==> v2 <==
==> flow/design.v <==
`timescale 1ns/1ns
 `timescale 1ns/1ns
module signed_shifter (input wire [4-1:0] i,
                       input wire signed [16:0] D,
                       output reg signed [16:0] Q);
always @ *
begin
Q = D >>> i;  
end
endmodule
 `timescale 1ns/1ns
module rotator (
    input wire clk,
    input wire rst,
    input wire signed  [16:0]    x_i,
    input wire signed  [16:0]    y_i,
    output wire signed [16:0]    x_o,
    output wire signed [16:0]    y_o
    );
    parameter integer iteration             = 0;  
    parameter signed [16:0] tangle = 0;  
    reg signed [16:0] x_1;
    reg signed [16:0] y_1;
    wire signed [16:0] x_i_shifted;
    wire signed [16:0] y_i_shifted;
    signed_shifter x_shifter(iteration,x_i,x_i_shifted);
    signed_shifter y_shifter(iteration,y_i,y_i_shifted);
    always @ (posedge clk)
        if (rst) begin
            x_1 <= 0;
            y_1 <= 0;
            end else begin
            if (y_i > 0) begin   
                x_1 <= x_i + y_i_shifted;  
                y_1 <= y_i - x_i_shifted;  
                end else begin
                x_1 <= x_i - y_i_shifted;  
                y_1 <= y_i + x_i_shifted;  
            end
        end
        assign x_o = x_1;
        assign y_o = y_1;
endmodule
 `timescale 1ns/1ns
module cordic (
    input wire clk,
    input wire rst,
    input wire                        valid_i,
    input wire signed [16:0]    x_i,
    input wire signed [16:0]    y_i,
    output wire                        valid_o,
    output wire signed [16:0]    x_o,
    output wire signed [16:0]    y_o
    );
    function [16:0] tanangle;
        input [3:0] i;
        begin
            case (i)
                4'b0000: tanangle = 17'd25735;     
                4'b0001: tanangle = 17'd15192;     
                4'b0010: tanangle = 17'd8027;      
                4'b0011: tanangle = 17'd4075;      
                4'b0100: tanangle = 17'd2045;      
                4'b0101: tanangle = 17'd1024;      
                4'b0110: tanangle = 17'd512;       
                4'b0111: tanangle = 17'd256;       
                4'b1000: tanangle = 17'd128;       
                4'b1001: tanangle = 17'd64;        
                4'b1010: tanangle = 17'd32;        
                4'b1011: tanangle = 17'd16;        
                4'b1100: tanangle = 17'd8;         
                4'b1101: tanangle = 17'd4;         
                4'b1110: tanangle = 17'd2;         
                4'b1111: tanangle = 17'd1;         
            endcase
        end
    endfunction
    wire signed [16:0] x [16-1:0];
    wire signed [16:0] y [16-1:0];
    assign x[0]    = x_i < 0  ? -x_i 
                                : x_i;
    assign y[0]    = y_i < 0  ? -y_i
                                : y_i;
    assign x_o     = x[16-1];
    assign y_o     = y[16-1];
    reg [16-2:0] valid_pipe;
    always @ (posedge clk)
        if (rst)
            valid_pipe <= 0;
        else
            valid_pipe <= {valid_pipe[16-3:0], valid_i};
    assign valid_o = valid_pipe[16-2];
    genvar i;
    generate
    for(i = 0;i<16-1;i = i+1)
    begin
        rotator #(.iteration(i), .tangle(tanangle(i))) U (clk,rst,x[i],y[i],x[i+1],y[i+1]);
    end
    endgenerate
endmodule
==> flow/run.sh <==
#!/bin/bash
# the make line also repeats each setting of config.mk as NAME=value (left out here)
make -C /OpenROAD-flow-scripts/flow DESIGN_CONFIG=/design/flow/config.mk WORK_HOME=/design/flow/orfs CLKGATE_MAP_FILE= finish
==> flow/config.mk <==
export PLATFORM = sky130hd
export DESIGN_NAME = cordic
export DESIGN_NICKNAME = cordic
export VERILOG_FILES = /design/flow/design.v
export SDC_FILE = /design/flow/constraint.sdc
export NUM_CORES = 4
export LEC_CHECK = 0
export ABC_AREA = 1
export CAP_MARGIN = 20
export CELL_PAD_IN_SITES_DETAIL_PLACEMENT = 2
export CELL_PAD_IN_SITES_GLOBAL_PLACEMENT = 1
export CORE_MARGIN = 3
export CORE_UTILIZATION = 16
export CTS_CLUSTER_DIAMETER = 399
export GPL_ROUTABILITY_DRIVEN = 0
export MAX_ROUTING_LAYER = met4
export PLACE_DENSITY_LB_ADDON = 0.08
export SETUP_SLACK_MARGIN = 1.05
export SLEW_MARGIN = 20
==> flow/constraint.sdc <==
create_clock -name core_clock -period 4.52 [get_ports {clk}]
set_input_delay 0.9040 -clock core_clock [delete_from_list [all_inputs] [get_ports {clk}]]
set_output_delay 0.9040 -clock core_clock [all_outputs]
set_load 0.01 [all_outputs]
==> v31 (differences from v2) <==
- CELL_PAD_IN_SITES_DETAIL_PLACEMENT: 2 -> 1
- CELL_PAD_IN_SITES_GLOBAL_PLACEMENT: 1 -> default
- CORE_MARGIN: 3 -> 2
- CORE_UTILIZATION: 16 -> 40
- CTS_CLUSTER_DIAMETER: 399 -> default
- GPL_ROUTABILITY_DRIVEN: 0 -> default
- MAX_ROUTING_LAYER: met4 -> default
- PLACE_DENSITY_LB_ADDON: 0.08 -> default
- SETUP_SLACK_MARGIN: 1.05 -> default
==> flow/constraint.sdc (replaced) <==
create_clock -name core_clock -period 4.6 [get_ports {clk}]
set_input_delay 0.9200 -clock core_clock [delete_from_list [all_inputs] [get_ports {clk}]]
set_output_delay 0.9200 -clock core_clock [all_outputs]
set_load 0.01 [all_outputs]
==> results <==
Of v31 and v2, v2 has the higher via count (gap 1.8%, measured against v2). v2 ran to the end with no violations. v31 finished with timing, DRC and antenna clean. Against v2, the worst setup slack of v31 is lower by 0.85 ns. Flip-flop count is the same in v2 and v31. In v2 the global-route usage is lower than in v31, by 11 points.
==> figures <==
Result of the run: v31 no timing/DRC/antenna violations; v2 no timing/DRC/antenna violations
Worst hold margin: v31 0.403 ns; v2 0.396 ns
Worst reg2reg endpoint: v31 genblk1[2].U.y_1[12]; v2 genblk1[10].U.x_1[12]
Setup Fix Bufs, Post-CTS: v31 0; v2 34
Delay of the slowest cell on the worst path: v31 0.43 ns; v2 0.38 ns
Via count: v31 44421; v2 45229
Antenna diode count: v31 0; v2 2
Met2 WL post-DR: v31 63.3 mm; v2 82.3 mm
Capturing element of the worst setup path: v31 genblk1[2].U.y_1[12]; v2 genblk1[10].U.x_1[12]
Launching point of the worst reg2reg path: v31 genblk1[1].U.y_1[14]; v2 genblk1[9].U.y_1[10]

---

==> inputs of v4 <==
// cordic: RTL as listed in full above, without the edits since
export LEC_CHECK = 0
export CAP_MARGIN = 20
export CORE_MARGIN = 2
export CORE_UTILIZATION = 72
export PLACE_DENSITY = 0.66
export SETUP_SLACK_MARGIN = 0.42
export SLEW_MARGIN = 20
create_clock -name core_clock -period 4.11 [get_ports {clk}]
run.sh (not shown) runs the stock make flow with config.mk's settings and CLKGATE_MAP_FILE=.
==> v30: changes against v4 <==
CORE_UTILIZATION = 70   (was 72)
CTS_CLUSTER_SIZE = 89   (was default)
PLACE_DENSITY = default   (was 0.66)
SETUP_SLACK_MARGIN = 1.12   (was 0.42)
==> flow/constraint.sdc (replaced) <==
create_clock -name core_clock -period 3.98 [get_ports {clk}]
set_input_delay 0.7960 -clock core_clock [delete_from_list [all_inputs] [get_ports {clk}]]
set_output_delay 0.7960 -clock core_clock [all_outputs]
set_load 0.01 [all_outputs]
==> v5: changes against v4 <==
CAP_MARGIN = 40   (was 20)
CELL_PAD_IN_SITES_GLOBAL_PLACEMENT = 2   (was default)
CORE_ASPECT_RATIO = 0.59   (was default)
CORE_MARGIN = 8   (was 2)
CORE_UTILIZATION = 17   (was 72)
CTS_CLUSTER_DIAMETER = 46   (was default)
GPL_ROUTABILITY_DRIVEN = 0   (was default)
GPL_TIMING_DRIVEN = 1   (was default)
MAX_ROUTING_LAYER = met5   (was default)
MIN_ROUTING_LAYER = met2   (was default)
PLACE_DENSITY = default   (was 0.66)
PLACE_DENSITY_LB_ADDON = 0.04   (was default)
SETUP_SLACK_MARGIN = 0.33   (was 0.42)
SLEW_MARGIN = 25   (was 20)
TNS_END_PERCENT = 35   (was default)
==> flow/constraint.sdc (replaced) <==
create_clock -name core_clock -period 3.09 [get_ports {clk}]
set_input_delay 0.6180 -clock core_clock [delete_from_list [all_inputs] [get_ports {clk}]]
set_output_delay 0.6180 -clock core_clock [all_outputs]
set_load 0.01 [all_outputs]
==> flow_summary.json <==
{
  "dp_hpwl_mm": 84.4,
  "drv_cap": 1,
  "fp.dieW_um": 248,
  "fp_util": 0.707,
  "status": "finished with violations",
  "setup_viol_count_final": 90,
  "gp_congestion": 0.938,
  "die_h_um": 248,
  "place_inst": 6343,
  "failed_checks": "max-capacitance violations, negative setup slack",
  "die-area_mm2": 0.0614,
  "pre_cts_ws_ns": -0.696,
  "setup_slack_ns": -0.762,
  "cts_setup_buffers": 163,
  "placed_area_mm2": 0.0464,
  "numCtsBuffers": 57,
  "cts_resized": 435,
  "htreeDepth": 2
}
Source of the figures above: v30

==> flow_summary.json <==
{
  "htreeDepth": 3,
  "cts_setup_buffers": 297,
  "status": "finished with violations",
  "failed_checks": "negative setup slack",
  "cts_resized": 784,
  "die_h_um": 396,
  "cts_tree": "done",
  "setup_viol_count_final": 374,
  "place_inst": 10271,
  "antenna_found_initial": 1,
  "pre_cts_ws_ns": -1.61,
  "setup_slack_ns": -1.16,
  "die-area_mm2": 0.261,
  "placed_area_mm2": 0.0606,
  "numCtsBuffers": 98
}
Source of the figures above: v5

==> flow_summary.json <==
{
  "die_h_um": 244,
  "pre_cts_ws_ns": -0.590,
  "fp.dieW_um": 244,
  "dp_hpwl_mm": 83.0,
  "gp_congestion": 0.915,
  "lastStage": "5_1_grt",
  "htreeDepth": 2,
  "status": "stopped before the end",
  "cts_resized": 431,
  "place_inst": 6344
}
Source of the figures above: v4


---

==> inputs of run a <==
Starts from the design.v that is shown in full above.
Settings: LEC_CHECK=0, ABC_AREA=1, CAP_MARGIN=20, CORE_MARGIN=2, CORE_UTILIZATION=72, CTS_CLUSTER_DIAMETER=400, CTS_CLUSTER_SIZE=100, PLACE_DENSITY=0.42, SETUP_SLACK_MARGIN=0.58, SLEW_MARGIN=20; clock period 2.54 ns.
==> run b: changes against run a <==
==> flow/config.mk (replaced) <==
export PLATFORM = sky130hd
export DESIGN_NAME = cordic
export DESIGN_NICKNAME = cordic
export VERILOG_FILES = /design/flow/design.v
export SDC_FILE = /design/flow/constraint.sdc
export NUM_CORES = 4
export LEC_CHECK = 0
export CAP_MARGIN = 40
export CELL_PAD_IN_SITES_GLOBAL_PLACEMENT = 2
export CORE_ASPECT_RATIO = 0.59
export CORE_MARGIN = 8
export CORE_UTILIZATION = 17
export CTS_CLUSTER_DIAMETER = 46
export GPL_ROUTABILITY_DRIVEN = 0
export GPL_TIMING_DRIVEN = 1
export MAX_ROUTING_LAYER = met5
export MIN_ROUTING_LAYER = met2
export SETUP_SLACK_MARGIN = 0.31
export SLEW_MARGIN = 35
export TNS_END_PERCENT = 15
==> flow/constraint.sdc (replaced) <==
create_clock -name core_clock -period 3.09 [get_ports {clk}]
set_input_delay 0.6180 -clock core_clock [delete_from_list [all_inputs] [get_ports {clk}]]
set_output_delay 0.6180 -clock core_clock [all_outputs]
set_load 0.01 [all_outputs]
==> impl_metrics.csv <==
group,metric,value,unit
outcome,status,"complete, but fails checks",
outcome,violations,"setup timing",
floorplan,die_height,396,µm
yosys,synth_top_area_share,25.2,%
sta,fin_ws,-1.37,ns
sta,setup_viol,360,
floorplan,dieArea,0.261,mm²
-- figures above: run b

==> impl_metrics.csv <==
group,metric,value,unit
outcome,status,"did not finish",
outcome,failed_stage,"detailed placement",
outcome,error,"[ERROR DPL-0033] detailed placement checks failed during check placement.",
yosys,synth_top_area_share,24.0,%
yosys,fp_nets,7172,
yosys,ys_async_sr_fraction,0,%
yosys,synthTopCellsByCount,"nand2_1, inv_1, a21oi_1, nor2_1, o21ai_0",
floorplan,dieArea,0.0627,mm²
yosys,yosys-stat-cells,6544,
yosys,netlist_logic_family_top,"AND-OR/OR-AND gates",
floorplan,die_height,250,µm
yosys,simple_gate_area_share,21.9,%
floorplan,fp.dieW,250,µm
-- figures above: run a


---

==> run K: inputs <==
RTL: the design.v shown in full above, as it stands there.
==> flow/config.mk <==
export PLATFORM = sky130hd
export DESIGN_NAME = cordic
export DESIGN_NICKNAME = cordic
export VERILOG_FILES = /design/flow/design.v
export SDC_FILE = /design/flow/constraint.sdc
export NUM_CORES = 4
export LEC_CHECK = 0
export CAP_MARGIN = 20
export CELL_PAD_IN_SITES_GLOBAL_PLACEMENT = 2
export CORE_MARGIN = 7
export CORE_UTILIZATION = 40
export SLEW_MARGIN = 20
==> flow/constraint.sdc <==
create_clock -name core_clock -period 4.6 [get_ports {clk}]
set_input_delay 0.9200 -clock core_clock [delete_from_list [all_inputs] [get_ports {clk}]]
set_output_delay 0.9200 -clock core_clock [all_outputs]
set_load 0.01 [all_outputs]
==> run P: changes against run K <==
CELL_PAD_IN_SITES_GLOBAL_PLACEMENT = not set   (was 2)
CORE_MARGIN = 2   (was 7)
CORE_UTILIZATION = 64   (was 40)
==> flow/constraint.sdc (replaced) <==
create_clock -name core_clock -period 3.04 [get_ports {clk}]
set_input_delay 0.6080 -clock core_clock [delete_from_list [all_inputs] [get_ports {clk}]]
set_output_delay 0.6080 -clock core_clock [all_outputs]
set_load 0.01 [all_outputs]
==> summary of the runs <==
Run K passed the timing, design-rule and antenna checks. Run P failed in global routing on GRT-0232.
Against run K, the die area of run P is smaller by 41%.
In synthesized area, run K and run P do not differ.
In synthesized cell count, run K and run P do not differ.

---

==> job 7691 <==
// cordic: RTL as listed in full above, without the edits since
clock: 4.47 ns
lec_check: 0
cap_margin: 20
core_margin: 2
core_utilization: 61
slew_margin: 20
==> job 7546 (differences from job 7691) <==
- CAP_MARGIN: 20 -> 40
- CELL_PAD_IN_SITES_GLOBAL_PLACEMENT: unset -> 0
- CORE_UTILIZATION: 61 -> 66
- CTS_CLUSTER_DIAMETER: unset -> 46
- GPL_TIMING_DRIVEN: unset -> 1
- HOLD_SLACK_MARGIN: unset -> 0.06
- MAX_ROUTING_LAYER: unset -> met4
- MIN_ROUTING_LAYER: unset -> met1
- PLACE_DENSITY_LB_ADDON: unset -> 0.28
- SETUP_SLACK_MARGIN: unset -> 0.47
- TNS_END_PERCENT: unset -> 35
==> flow/constraint.sdc (replaced) <==
create_clock -name core_clock -period 4.56 [get_ports {clk}]
set_input_delay 0.9120 -clock core_clock [delete_from_list [all_inputs] [get_ports {clk}]]
set_output_delay 0.9120 -clock core_clock [all_outputs]
set_load 0.01 [all_outputs]
==> job 7309 (differences from job 7691) <==
- CORE_UTILIZATION: 61 -> 12
==> flow/constraint.sdc (replaced) <==
create_clock -name core_clock -period 5.85 [get_ports {clk}]
set_input_delay 1.1700 -clock core_clock [delete_from_list [all_inputs] [get_ports {clk}]]
set_output_delay 1.1700 -clock core_clock [all_outputs]
set_load 0.01 [all_outputs]
==> qor.yml <==
detailed_routing:
  detailedRoute.firstPassIterationCount: 8
setup_path:
  timing.rr.end: "genblk1[2].U.y_1[10]"
status:
  outcome: "complete, but fails checks"
  failed_checks: "negative setup slack"
final_layout:
  postLayoutCoreUtil_pct: 79.55
timing:
  setup_viol: 2
  setup_ws_ns: -0.01301
hold_path:
  hold_path_startpoint: "valid_pipe[0]"
[end of results for job 7546]
==> qor.yml <==
timing:
  setup_ws_ns: 0.5807
  tightestPinTransition_ns: 1.009
  setup_viol: 0
setup_path:
  cpMaxStageDelayCell: "or4b_2"
  timing.rr.end: "genblk1[2].U.x_1[15]"
final_layout:
  postLayoutCoreUtil_pct: 14.42
place:
  io_buffers: 71
status:
  outcome: "no timing/DRC/antenna violations"
hold_path:
  hold_path_startpoint: "valid_pipe[4]"
detailed_routing:
  detailedRoute.firstPassIterationCount: 5
[end of results for job 7309]
==> qor.yml <==
final_layout:
  sh_comb_area_pct: 62.29
  clockNetworkAreaShare_pct: 4.262
  postLayoutCoreUtil_pct: 70.57
timing:
  setup_viol: 0
  setup_ws_ns: 0.1349
  maxSlewViolCount: 0
grt:
  grt_pass1_wl_um: 171900
place:
  hpwl_um: 81090
logic_synthesis:
  yosysTopAreaCell: "dfxtp_1"
hold_path:
  hold_path_startpoint: "valid_pipe[8]"
status:
  outcome: "no timing/DRC/antenna violations"
setup_path:
  timing.rr.end: "genblk1[2].U.x_1[16]"
  critical_path.max_fanout: 4
floorplan:
  die_width_um: 265.2
detailed_routing:
  detailedRoute.firstPassIterationCount: 5
[end of results for job 7691]
